==> inputs of run P <==
## LED_flow
module LED_flow(
  input      i_clk,                     
  input      i_rst_n,                   
  input      pause,                     
  output reg [6:0] keyboard_val,        
  output reg [7:0] keyboard             
 );
export LEC_CHECK = 0
export ABC_AREA = 0
export CAP_MARGIN = 15
export CORE_MARGIN = 3
export CORE_UTILIZATION = 61
export CTS_CLUSTER_SIZE = 21
export GPL_ROUTABILITY_DRIVEN = 0
export HOLD_SLACK_MARGIN = 0.07
export MIN_ROUTING_LAYER = met2
export PLACE_DENSITY_LB_ADDON = 0.08
export SETUP_SLACK_MARGIN = 5.0
export SLEW_MARGIN = 15
export TNS_END_PERCENT = 60
create_clock -name core_clock -period 19.8 [get_ports {i_clk}]
run.sh (not shown) runs the stock make flow with config.mk's settings and CLKGATE_MAP_FILE=.
==> run R (differences from run P) <==
Settings changed: ABC_AREA 0 to 1, CAP_MARGIN 15 to 20, CORE_MARGIN 3 to 2, CORE_UTILIZATION 61 to 51, CTS_CLUSTER_SIZE 21 to unset, GPL_ROUTABILITY_DRIVEN 0 to unset, HOLD_SLACK_MARGIN 0.07 to unset, MIN_ROUTING_LAYER met2 to unset, PLACE_DENSITY set to 0.6, PLACE_DENSITY_LB_ADDON 0.08 to unset, SETUP_SLACK_MARGIN 5.0 to unset, SLEW_MARGIN 15 to 20, TNS_END_PERCENT 60 to unset.
==> flow/constraint.sdc (replaced) <==
create_clock -name core_clock -period 18.9 [get_ports {i_clk}]
set_input_delay 3.7800 -clock core_clock [delete_from_list [all_inputs] [get_ports {i_clk}]]
set_output_delay 3.7800 -clock core_clock [all_outputs]
set_load 0.01 [all_outputs]
==> run C (differences from run P) <==
Settings changed: ABC_AREA 0 to 1, CAP_MARGIN 15 to 20, CORE_MARGIN 3 to 2, CORE_UTILIZATION 61 to 72, CTS_CLUSTER_SIZE 21 to unset, GPL_ROUTABILITY_DRIVEN 0 to unset, HOLD_SLACK_MARGIN 0.07 to unset, MIN_ROUTING_LAYER met2 to unset, PLACE_DENSITY_LB_ADDON 0.08 to 0.2, SETUP_SLACK_MARGIN 5.0 to unset, SLEW_MARGIN 15 to 20, TNS_END_PERCENT 60 to 5.
==> flow/constraint.sdc (replaced) <==
create_clock -name core_clock -period 19.4 [get_ports {i_clk}]
set_input_delay 3.8800 -clock core_clock [delete_from_list [all_inputs] [get_ports {i_clk}]]
set_output_delay 3.8800 -clock core_clock [all_outputs]
set_load 0.01 [all_outputs]
==> results <==
metric                                                                       run C                       run R                       run P
Mapped Avg Cell Area                                                     5.581 um2                   5.581 um2                   6.523 um2
Top cell area share                                                         17.34%                      17.34%                      7.868%
Tally of unique sky130hd cells used after synthesis                             94                          94                         152
Number of buffers added to fix hold violations after cts                         -                           0                           0
Die area                                                                36,520 um2                  51,210 um2                  43,530 um2
Post-synthesis sequential area ratio                                        3.813%                      3.813%                      3.837%
Floorplan Utilization                                                       72.96%                      51.59%                      62.32%
HPWL after DPL                                                            90.80 mm                    63.70 mm                    67.34 mm
Post-Syn Instances                                                           4,516                       4,516                       3,840
Outcome                                                     stopped before the end             failed layout checks      stopped before the end
Stage where the flow stopped                                               4_1_cts                           -                     5_1_grt
Violated checks                                                                  -        negative setup slack                           -
Number of clock buffers inserted by TritonCTS                                    -                           5                           5
Global placer's final weighted congestion                                    1.023                      0.9027                           -
Htree depth                                                                      -                           2                           2
Area figure in the yosys stat output                                    25,200 um2                  25,200 um2                  25,050 um2
Cell accounting for the most synthesized area             sky130_fd_sc_hd__nand2_1    sky130_fd_sc_hd__nand2_1    sky130_fd_sc_hd__xnor2_1
Clock tree root buffer cell                                                      -  sky130_fd_sc_hd__clkbuf_16  sky130_fd_sc_hd__clkbuf_16
Placeable core area                                                     34,540 um2                  48,850 um2                  40,190 um2
Compound Share, Synth                                                       9.314%                      9.314%                      40.27%
Post-CTS setup-driven buffer insertion count                                     -                          43                         201
Post-synthesis adder-cell area fraction                                     1.192%                      1.192%                      2.443%
Xor/xnor share of the synthesized area                                      6.330%                      6.330%                      10.61%
Cell row count                                                                  68                          81                          73
Resized cells post-CTS                                                           -                          96                         337
DIE WIDTH                                                                 191.1 um                    226.3 um                    208.6 um
Placed cell area                                                        33,240 um2                  34,370 um2                  28,270 um2
Total clock sinks                                                                -                          48                          48
Ys cells                                                                     4,516                       4,516                       3,840


==> job 7021: inputs <==
==> flow/design.v <==
`timescale 1ns / 1ps
module LED_flow(
  input      i_clk,                     
  input      i_rst_n,                   
  input      pause,                     
  output reg [6:0] keyboard_val,        
  output reg [7:0] keyboard             
 );
reg [1:0] cnt2;                         
reg [3:0] flag;                         
reg [23:0] flag_time;                   
reg key_clk_sec;                        
reg key_clk_sec_d;
reg [1:0] cnt;                          
reg key_clk_d;
wire key_clk  = cnt[1];                 
wire sec_tick = key_clk_sec & ~key_clk_sec_d;
wire scan_tick = key_clk & ~key_clk_d;
always @ (posedge i_clk)
   begin
     if (i_rst_n) begin
         cnt <= 2'd0;
         cnt2 <= 2'd0;
         key_clk_sec <= 1'b0;
         key_clk_sec_d <= 1'b0;
         key_clk_d <= 1'b0;
     end else begin
         cnt <= cnt + 1'b1;
         cnt2 <= (cnt2 + 1'b1) % 2'd3;
         if(cnt2 < 2'd1)
             key_clk_sec <= 1'b1;
         else
             key_clk_sec <= 1'b0;
         key_clk_sec_d <= key_clk_sec;
         key_clk_d <= key_clk;
     end
   end
always @ (posedge i_clk)
  begin
    if (i_rst_n)
        flag_time <= 24'b0;
    else if(sec_tick && !pause)
        flag_time <= (flag_time + 1'b1) % 24'd8640000;
  end
always @ (posedge i_clk)
  if (i_rst_n) begin
    flag <= 4'd0;
    keyboard <= 8'b1111_1111;
    keyboard_val <= 7'b1111111;
  end else if (scan_tick)
  begin
    flag <= (flag + 1'b1) % 4'd8;
    case(flag)
       4'h0:begin
                keyboard <= 8'b0111_1111;    
                case((flag_time / 19'd360000) / 4'd10)
                4'd0:keyboard_val <= 7'b0000001;
                4'd1:keyboard_val <= 7'b1001111;
                4'd2:keyboard_val <= 7'b0010010;
                4'd3:keyboard_val <= 7'b0000110;
                4'd4:keyboard_val <= 7'b1001100;
                4'd5:keyboard_val <= 7'b0100100;
                4'd6:keyboard_val <= 7'b0100000;
                4'd7:keyboard_val <= 7'b0001111;
                4'd8:keyboard_val <= 7'b0000000;
                4'd9:keyboard_val <= 7'b0001100;
                endcase
            end
       4'h1:begin
                keyboard <= 8'b1011_1111;    
                case((flag_time / 19'd360000) % 4'd10)
                4'd0:keyboard_val <= 7'b0000001;
                4'd1:keyboard_val <= 7'b1001111;
                4'd2:keyboard_val <= 7'b0010010;
                4'd3:keyboard_val <= 7'b0000110;
                4'd4:keyboard_val <= 7'b1001100;
                4'd5:keyboard_val <= 7'b0100100;
                4'd6:keyboard_val <= 7'b0100000;
                4'd7:keyboard_val <= 7'b0001111;
                4'd8:keyboard_val <= 7'b0000000;
                4'd9:keyboard_val <= 7'b0001100;
                endcase
            end
       4'h2:begin
                keyboard <= 8'b1101_1111;    
                case(((flag_time / 13'd6000) % 6'd60) / 4'd10)
                4'd0:keyboard_val <= 7'b0000001;
                4'd1:keyboard_val <= 7'b1001111;
                4'd2:keyboard_val <= 7'b0010010;
                4'd3:keyboard_val <= 7'b0000110;
                4'd4:keyboard_val <= 7'b1001100;
                4'd5:keyboard_val <= 7'b0100100;
                4'd6:keyboard_val <= 7'b0100000;
                4'd7:keyboard_val <= 7'b0001111;
                4'd8:keyboard_val <= 7'b0000000;
                4'd9:keyboard_val <= 7'b0001100;
                endcase
            end
       4'h3:begin
                keyboard <= 8'b1110_1111;    
                case(((flag_time / 13'd6000) % 6'd60) % 4'd10)
                4'd0:keyboard_val <= 7'b0000001;
                4'd1:keyboard_val <= 7'b1001111;
                4'd2:keyboard_val <= 7'b0010010;
                4'd3:keyboard_val <= 7'b0000110;
                4'd4:keyboard_val <= 7'b1001100;
                4'd5:keyboard_val <= 7'b0100100;
                4'd6:keyboard_val <= 7'b0100000;
                4'd7:keyboard_val <= 7'b0001111;
                4'd8:keyboard_val <= 7'b0000000;
                4'd9:keyboard_val <= 7'b0001100;
                endcase
            end
       4'h4:begin
                keyboard <= 8'b1111_0111;    
                case(((flag_time / 7'd100) % 6'd60) / 4'd10)
                4'd0:keyboard_val <= 7'b0000001;
                4'd1:keyboard_val <= 7'b1001111;
                4'd2:keyboard_val <= 7'b0010010;
                4'd3:keyboard_val <= 7'b0000110;
                4'd4:keyboard_val <= 7'b1001100;
                4'd5:keyboard_val <= 7'b0100100;
                4'd6:keyboard_val <= 7'b0100000;
                4'd7:keyboard_val <= 7'b0001111;
                4'd8:keyboard_val <= 7'b0000000;
                4'd9:keyboard_val <= 7'b0001100;
                endcase
            end
       4'h5:begin
                keyboard <= 8'b1111_1011;    
                case(((flag_time / 7'd100) % 6'd60) % 4'd10)
                4'd0:keyboard_val <= 7'b0000001;
                4'd1:keyboard_val <= 7'b1001111;
                4'd2:keyboard_val <= 7'b0010010;
                4'd3:keyboard_val <= 7'b0000110;
                4'd4:keyboard_val <= 7'b1001100;
                4'd5:keyboard_val <= 7'b0100100;
                4'd6:keyboard_val <= 7'b0100000;
                4'd7:keyboard_val <= 7'b0001111;
                4'd8:keyboard_val <= 7'b0000000;
                4'd9:keyboard_val <= 7'b0001100;
                endcase
            end
       4'h6:begin
                keyboard <= 8'b1111_1101;    
                case((flag_time % 7'd100)/4'd10)
                4'd0:keyboard_val <= 7'b0000001;
                4'd1:keyboard_val <= 7'b1001111;
                4'd2:keyboard_val <= 7'b0010010;
                4'd3:keyboard_val <= 7'b0000110;
                4'd4:keyboard_val <= 7'b1001100;
                4'd5:keyboard_val <= 7'b0100100;
                4'd6:keyboard_val <= 7'b0100000;
                4'd7:keyboard_val <= 7'b0001111;
                4'd8:keyboard_val <= 7'b0000000;
                4'd9:keyboard_val <= 7'b0001100;
                endcase
            end
       4'h7:begin
                keyboard <= 8'b1111_1110;    
                case(flag_time % 4'd10)
                4'd0:keyboard_val <= 7'b0000001;
                4'd1:keyboard_val <= 7'b1001111;
                4'd2:keyboard_val <= 7'b0010010;
                4'd3:keyboard_val <= 7'b0000110;
                4'd4:keyboard_val <= 7'b1001100;
                4'd5:keyboard_val <= 7'b0100100;
                4'd6:keyboard_val <= 7'b0100000;
                4'd7:keyboard_val <= 7'b0001111;
                4'd8:keyboard_val <= 7'b0000000;
                4'd9:keyboard_val <= 7'b0001100;
                endcase
            end
    endcase
  end
endmodule
==> flow/run.sh <==
#!/bin/bash
# the make line also repeats each setting of config.mk as NAME=value (left out here)
make -C /OpenROAD-flow-scripts/flow DESIGN_CONFIG=/design/flow/config.mk WORK_HOME=/design/flow/orfs CLKGATE_MAP_FILE= finish
==> flow/config.mk <==
export PLATFORM = sky130hd
export DESIGN_NAME = LED_flow
export DESIGN_NICKNAME = LED_flow
export VERILOG_FILES = /design/flow/design.v
export SDC_FILE = /design/flow/constraint.sdc
export NUM_CORES = 4
export LEC_CHECK = 0
export ABC_AREA = 1
export CAP_MARGIN = 20
export CORE_MARGIN = 2
export CORE_UTILIZATION = 72
export PLACE_DENSITY_LB_ADDON = 0.21
export SETUP_SLACK_MARGIN = 2.05
export SLEW_MARGIN = 20
==> flow/constraint.sdc <==
create_clock -name core_clock -period 14.4 [get_ports {i_clk}]
set_input_delay 2.8800 -clock core_clock [delete_from_list [all_inputs] [get_ports {i_clk}]]
set_output_delay 2.8800 -clock core_clock [all_outputs]
set_load 0.01 [all_outputs]
==> job 3709: changes against job 7021 <==
- ABC_AREA: 1 -> unset
- CORE_UTILIZATION: 72 -> 56
- PLACE_DENSITY_LB_ADDON: 0.21 -> unset
- SETUP_SLACK_MARGIN: 2.05 -> 3.9
==> flow/constraint.sdc (replaced) <==
create_clock -name core_clock -period 13.5 [get_ports {i_clk}]
set_input_delay 2.7000 -clock core_clock [delete_from_list [all_inputs] [get_ports {i_clk}]]
set_output_delay 2.7000 -clock core_clock [all_outputs]
set_load 0.01 [all_outputs]
==> comparison table <==
| metric | job 7021 | job 3709 |
|---|---|---|
| Outcome | stopped before the end | complete, but fails checks |
| Stage where the flow stopped | detailed placement (3_5_place_dp) | - |
| Layout check failures | - | negative setup slack |
| Die Ht | 191 um | 215 um |
| Share of async-settable or async-resettable flops after synthesis | 0% | 0% |
| Post-synthesis chip area from yosys | 25200 um2 | 25000 um2 |
| Share of the core filled by cells before placement | 73.0% | 56.6% |
| Post-synthesis adder-cell area fraction | 1.19% | 2.44% |
| Number of standard-cell rows in the floorplan | 68 | 77 |
| Total cells reported by yosys after synthesis | 4516 | 3840 |
| Library cells used by synthesis | 94 | 152 |
| Register area share after synthesis | 3.81% | 3.84% |
| Netlist area before placement | 25200 um2 | 25000 um2 |
| Top cell type's share of synthesized area | 17.3% | 7.87% |
| Full die area | 36500 um2 | 46400 um2 |
| Routability-driven placement congestion ratio | 1.05 | 1.04 |
| Xor and xnor area share after synthesis | 6.33% | 10.6% |
| Area of the core | 34500 um2 | 44200 um2 |
| Net Count, Synth | 4543 | 3867 |
| Mux cell area share after synthesis | 0.0794% | 4.08% |
| Horizontal extent of the die | 191 um | 215 um |
| Post-synthesis cell type with the largest combined area | sky130_fd_sc_hd__nand2_1 | sky130_fd_sc_hd__xnor2_1 |
| Area fraction in and, or, nand and nor cells after synthesis | 63.7% | 32.9% |
| Post-synthesis compound-gate area fraction | 9.31% | 40.3% |
| Count leader, synth | sky130_fd_sc_hd__nand2_1 | sky130_fd_sc_hd__nor2_1 |
| Syn avg cell area | 5.58 um2 | 6.52 um2 |
| Mapped Cells | 4516 | 3840 |
| Tally of buffers added on design ports | 17 | 17 |
